==> run a <==
// FPU_top_level
module FPU_top_level
(
 input 	       clk,
 input 	       nrst,
 input  [31:0] floating_point1,
 input  [31:0] floating_point2,
 input  [2:0]  frm,
 input  [6:0]  funct7,
 output [31:0] floating_point_out,
 output [4:0]  flags
 );
clock: 10.5 ns
lec_check: 0
cap_margin: 15
cell_pad_in_sites_global_placement: 1
core_aspect_ratio: 1.59
core_margin: 4
core_utilization: 47
cts_cluster_diameter: 224
cts_cluster_size: 43
gpl_routability_driven: 1
gpl_timing_driven: 1
hold_slack_margin: -0.03
max_routing_layer: met5
place_density: 0.67
slew_margin: 20
tns_end_percent: 60
run.sh (not shown) runs the stock make flow with config.mk's settings and CLKGATE_MAP_FILE=.
==> run b: changes against run a <==
==> flow/config.mk (replaced) <==
export PLATFORM = sky130hd
export DESIGN_NAME = FPU_top_level
export DESIGN_NICKNAME = FPU_top_level
export VERILOG_FILES = /design/flow/design.v
export SDC_FILE = /design/flow/constraint.sdc
export NUM_CORES = 4
export LEC_CHECK = 0
export CAP_MARGIN = 20
export CORE_MARGIN = 2
export CORE_UTILIZATION = 58
export SETUP_SLACK_MARGIN = -0.38
export SLEW_MARGIN = 20
==> flow/constraint.sdc (replaced) <==
create_clock -name core_clock -period 6.86 [get_ports {clk}]
set_input_delay 1.3720 -clock core_clock [delete_from_list [all_inputs] [get_ports {clk}]]
set_output_delay 1.3720 -clock core_clock [all_outputs]
set_load 0.01 [all_outputs]
==> run c: changes against run a <==
==> flow/config.mk (replaced) <==
export PLATFORM = sky130hd
export DESIGN_NAME = FPU_top_level
export DESIGN_NICKNAME = FPU_top_level
export VERILOG_FILES = /design/flow/design.v
export SDC_FILE = /design/flow/constraint.sdc
export NUM_CORES = 4
export LEC_CHECK = 0
export CAP_MARGIN = 20
export CORE_MARGIN = 2
export CORE_UTILIZATION = 56
export SETUP_SLACK_MARGIN = 1.53
export SLEW_MARGIN = 20
==> flow/constraint.sdc (replaced) <==
create_clock -name core_clock -period 5.18 [get_ports {clk}]
set_input_delay 1.0360 -clock core_clock [delete_from_list [all_inputs] [get_ports {clk}]]
set_output_delay 1.0360 -clock core_clock [all_outputs]
set_load 0.01 [all_outputs]
==> results <==
| quantity | run b | run c | run a |
|---|---|---|---|
| Area of combinational cells with multiple inputs | 0.0281 sq mm | 0.0304 sq mm | 0.0272 sq mm |
| Headroom to the max-slew limit | 0.284 | 0.274 | 0.169 |
| Status | complete, but fails checks | complete, but fails checks | complete, no violations |
| Reasons for failing layout checks | negative setup slack | negative setup slack | - |
| Nets | 5346 | 5846 | 4994 |
| Max Fanout on Critical Path | 7 | 6 | 8 |
| Met1 routing resource usage after global routing | 0.573 | 0.593 | 0.397 |
| Overall routing resource usage | 0.427 | 0.457 | 0.354 |
| Fill count | 4634 | 3735 | 7113 |
| Number of cells upsized or downsized after cts | 414 | 817 | 0 |
| Met1 WL | 49.8 mm | 54.3 mm | 47.5 mm |
| FP Core Util | 0.585 | 0.568 | 0.475 |
| Setup_tns | -14.82 ns | -81.14 ns | 0 ns |
| Smallest hold slack | 0.348 ns | 0.350 ns | 0.348 ns |
| Hold path endpoint | inv3 | frm3[2] | frm3[2] |
| Routed length on met3 | 14.2 mm | 18.5 mm | 8.40 mm |
| Vias in the first global route | 33900 | 38000 | 33100 |

---

==> 07-15: inputs <==
Starting RTL as in the previous note.
clock: 8.52 ns
lec_check: 0
abc_area: 0
cap_margin: 20
cell_pad_in_sites_global_placement: 2
core_margin: 2
core_utilization: 71
cts_cluster_diameter: 197
cts_cluster_size: 12
gpl_timing_driven: 1
hold_slack_margin: 0.15
place_density_lb_addon: 0.2
slew_margin: 30
tns_end_percent: 60
==> 12-26: changes against 07-15 <==
Settings changed: ABC_AREA 0 to not set, CELL_PAD_IN_SITES_GLOBAL_PLACEMENT 2 to not set, CORE_UTILIZATION 71 to 65, CTS_CLUSTER_DIAMETER 197 to not set, CTS_CLUSTER_SIZE 12 to 54, GPL_TIMING_DRIVEN 1 to not set, HOLD_SLACK_MARGIN 0.15 to not set, PLACE_DENSITY_LB_ADDON 0.2 to not set, SETUP_SLACK_MARGIN set to -0.38, SLEW_MARGIN 30 to 20, TNS_END_PERCENT 60 to 5.
==> flow/constraint.sdc (replaced) <==
create_clock -name core_clock -period 6.86 [get_ports {clk}]
set_input_delay 1.3720 -clock core_clock [delete_from_list [all_inputs] [get_ports {clk}]]
set_output_delay 1.3720 -clock core_clock [all_outputs]
set_load 0.01 [all_outputs]
==> 06-14: changes against 07-15 <==
Settings changed: ABC_AREA 0 to not set, CELL_PAD_IN_SITES_GLOBAL_PLACEMENT 2 to not set, CORE_UTILIZATION 71 to 60, CTS_CLUSTER_DIAMETER 197 to not set, CTS_CLUSTER_SIZE 12 to 100, GPL_TIMING_DRIVEN 1 to not set, HOLD_SLACK_MARGIN 0.15 to not set, PLACE_DENSITY_LB_ADDON 0.2 to not set, SLEW_MARGIN 30 to 20, TNS_END_PERCENT 60 to not set.
==> flow/constraint.sdc (replaced) <==
create_clock -name core_clock -period 5.5 [get_ports {clk}]
set_input_delay 1.1000 -clock core_clock [delete_from_list [all_inputs] [get_ports {clk}]]
set_output_delay 1.1000 -clock core_clock [all_outputs]
set_load 0.01 [all_outputs]
==> 08-03: changes against 07-15 <==
Settings changed: ABC_AREA 0 to not set, CELL_PAD_IN_SITES_GLOBAL_PLACEMENT 2 to not set, CORE_UTILIZATION 71 to 72, CTS_CLUSTER_DIAMETER 197 to 331, CTS_CLUSTER_SIZE 12 to 98, GPL_TIMING_DRIVEN 1 to not set, HOLD_SLACK_MARGIN 0.15 to not set, PLACE_DENSITY_LB_ADDON 0.2 to not set, SLEW_MARGIN 30 to 20, TNS_END_PERCENT 60 to not set.
==> flow/constraint.sdc (replaced) <==
create_clock -name core_clock -period 10.0 [get_ports {clk}]
set_input_delay 2.0000 -clock core_clock [delete_from_list [all_inputs] [get_ports {clk}]]
set_output_delay 2.0000 -clock core_clock [all_outputs]
set_load 0.01 [all_outputs]
==> comparison table <==
| item | 08-03 | 12-26 | 06-14 | 07-15 |
|---|---|---|---|---|
| Run status | timing/DRC/antenna clean | complete, but fails checks | aborted with a tool error | aborted with a tool error |
| Failing step | - | - | global routing (5_1_grt) | global placement without I/O (3_1_place_gp_skip_io) |
| Layout check failures | - | setup timing | - | - |
| Number of clock buffers in the layout | 17 | 18 | - | - |
| OpenROAD warnings | 35 | 38 | - | - |
| Cells after DPL | 4804 | 5153 | 5554 | - |
| Average wire per cell in the routed design | 25.5 um | 25.4 um | - | - |
| Area of the die | 0.0485 mm2 | 0.0536 mm2 | 0.0580 mm2 | 0.0492 mm2 |
| CP max stage cell | clkdlybuf4s50_1 | fa_1 | - | - |
| Met1 wire length | 41900 um | 47000 um | - | - |
| Number of I/O pins | 113 | 113 | 113 | - |
| Setup slack after layout | 0.237 ns | -1.08 ns | - | - |
| Slew of the pin with the lowest slew margin | 1.22 ns | 1.03 ns | - | - |
| Number of inserted diodes | 1 | 3 | - | - |
| Remaining design rule violation count | 0 | 0 | - | - |
| Later-pin clock latency in the skew report | 0.44 ns | 0.43 ns | - | - |
| Launch instance of the worst register-to-register path | step1_to_step2[43] | step1_to_step2[43] | - | - |
| TritonCTS sink count | 113 | 113 | 113 | - |
| Sum of net half-perimeters after detailed placement | 92900 um | 96200 um | 104000 um | - |
| Clock skew after layout | 0.00937 ns | 0.0127 ns | - | - |
| Non-filler instance count after layout | 4837 | 5234 | - | - |
| Comb gates | 3152 | 3152 | - | - |
| Finish-stage setup viols | 0 | 43 | - | - |
| Initial Util | 72.6% | 65.6% | 60.9% | 72.2% |
| R2r endpoint | step2_to_step3[3] | step2_to_step3[6] | - | - |
| Hold-fix buffer count after cts | 0 | 0 | 0 | - |

---

==> v34 <==
FPU_top_level again, from the RTL that the note above started with.
make LEC_CHECK=0 CAP_MARGIN=15 CORE_ASPECT_RATIO=1.15 CORE_MARGIN=2 CORE_UTILIZATION=61 CTS_CLUSTER_DIAMETER=102 CTS_CLUSTER_SIZE=43 MAX_ROUTING_LAYER=met4 PLACE_DENSITY=0.67 SETUP_SLACK_MARGIN=-0.59 SLEW_MARGIN=20 TNS_END_PERCENT=60 finish   # period 7.69 ns
==> v31: changes against v34 <==
CAP_MARGIN = 20   (was 15)
CORE_ASPECT_RATIO = unset   (was 1.15)
CORE_UTILIZATION = 59   (was 61)
CTS_CLUSTER_DIAMETER = unset   (was 102)
CTS_CLUSTER_SIZE = unset   (was 43)
MAX_ROUTING_LAYER = unset   (was met4)
PLACE_DENSITY = unset   (was 0.67)
SETUP_SLACK_MARGIN = unset   (was -0.59)
TNS_END_PERCENT = unset   (was 60)
==> flow/constraint.sdc (replaced) <==
create_clock -name core_clock -period 5.18 [get_ports {clk}]
set_input_delay 1.0360 -clock core_clock [delete_from_list [all_inputs] [get_ports {clk}]]
set_output_delay 1.0360 -clock core_clock [all_outputs]
set_load 0.01 [all_outputs]
==> v24: changes against v34 <==
CAP_MARGIN = 10   (was 15)
CELL_PAD_IN_SITES_GLOBAL_PLACEMENT = 1   (was unset)
CORE_ASPECT_RATIO = 1.59   (was 1.15)
CORE_UTILIZATION = 47   (was 61)
CTS_CLUSTER_DIAMETER = 398   (was 102)
HOLD_SLACK_MARGIN = -0.09   (was unset)
SETUP_SLACK_MARGIN = unset   (was -0.59)
==> flow/constraint.sdc (replaced) <==
create_clock -name core_clock -period 10.5 [get_ports {clk}]
set_input_delay 2.1000 -clock core_clock [delete_from_list [all_inputs] [get_ports {clk}]]
set_output_delay 2.1000 -clock core_clock [all_outputs]
set_load 0.01 [all_outputs]
==> comparison table <==
item	v24	v34	v31
Sink of the worst hold path	frm3[2]$_DFF_PN0_	frm3[0]$_DFF_PN0_	-
Clock tree buffer count of the final layout	20	18	-
# Max-Cap Violations	0	0	-
Result of the run	timing/DRC/antenna clean	failed layout checks	did not finish
Last stage reached	-	-	global routing
Reasons for failing layout checks	-	negative setup slack	-
Gate Area	0.02724 mm2	0.02741 mm2	-
Routed Antenna Nets	0	0	-
Number of buffers other than clock buffers in the final layout	279	538	-
Cell row count	123	92	87
Chip height	341.5 um	256.0 um	242.9 um
Crit-path slowest cell	clkdlybuf4s50_1	fa_1	-
Cells on worst reg2reg path	20	21	-
Layout area overhead	9.211%	15.66%	-
Buffers and inverters on the worst path	8	7	-
Count of placed standard cells including taps	5123	5138	5619
Data-path buffer share of cell area in the final layout	6.784%	12.31%	-
Total antenna diodes in the routed design	6	1	-
Total length of routed wires	136900 um	122200 um	-
R2R Path End	step2_to_step3[1]$_DFF_PN0_	step2_to_step3[3]$_DFF_PN0_	-
Clock Pin Slew Worst Setup and Hold Paths	60 ps	60 ps	-
Start of the worst register-to-register path	step1_to_step2[43]$_DFF_PN0_	step1_to_step2[44]$_DFF_PN0_	-
FF/Latch Area	0.002829 mm2	0.002829 mm2	-
Placed wire-length estimate after detailed placement	104000 um	96270 um	104600 um
Leading cell category by total area	combinational gates	combinational gates	-
Tightest slew margin relative to the limit	25.27%	25.37%	-
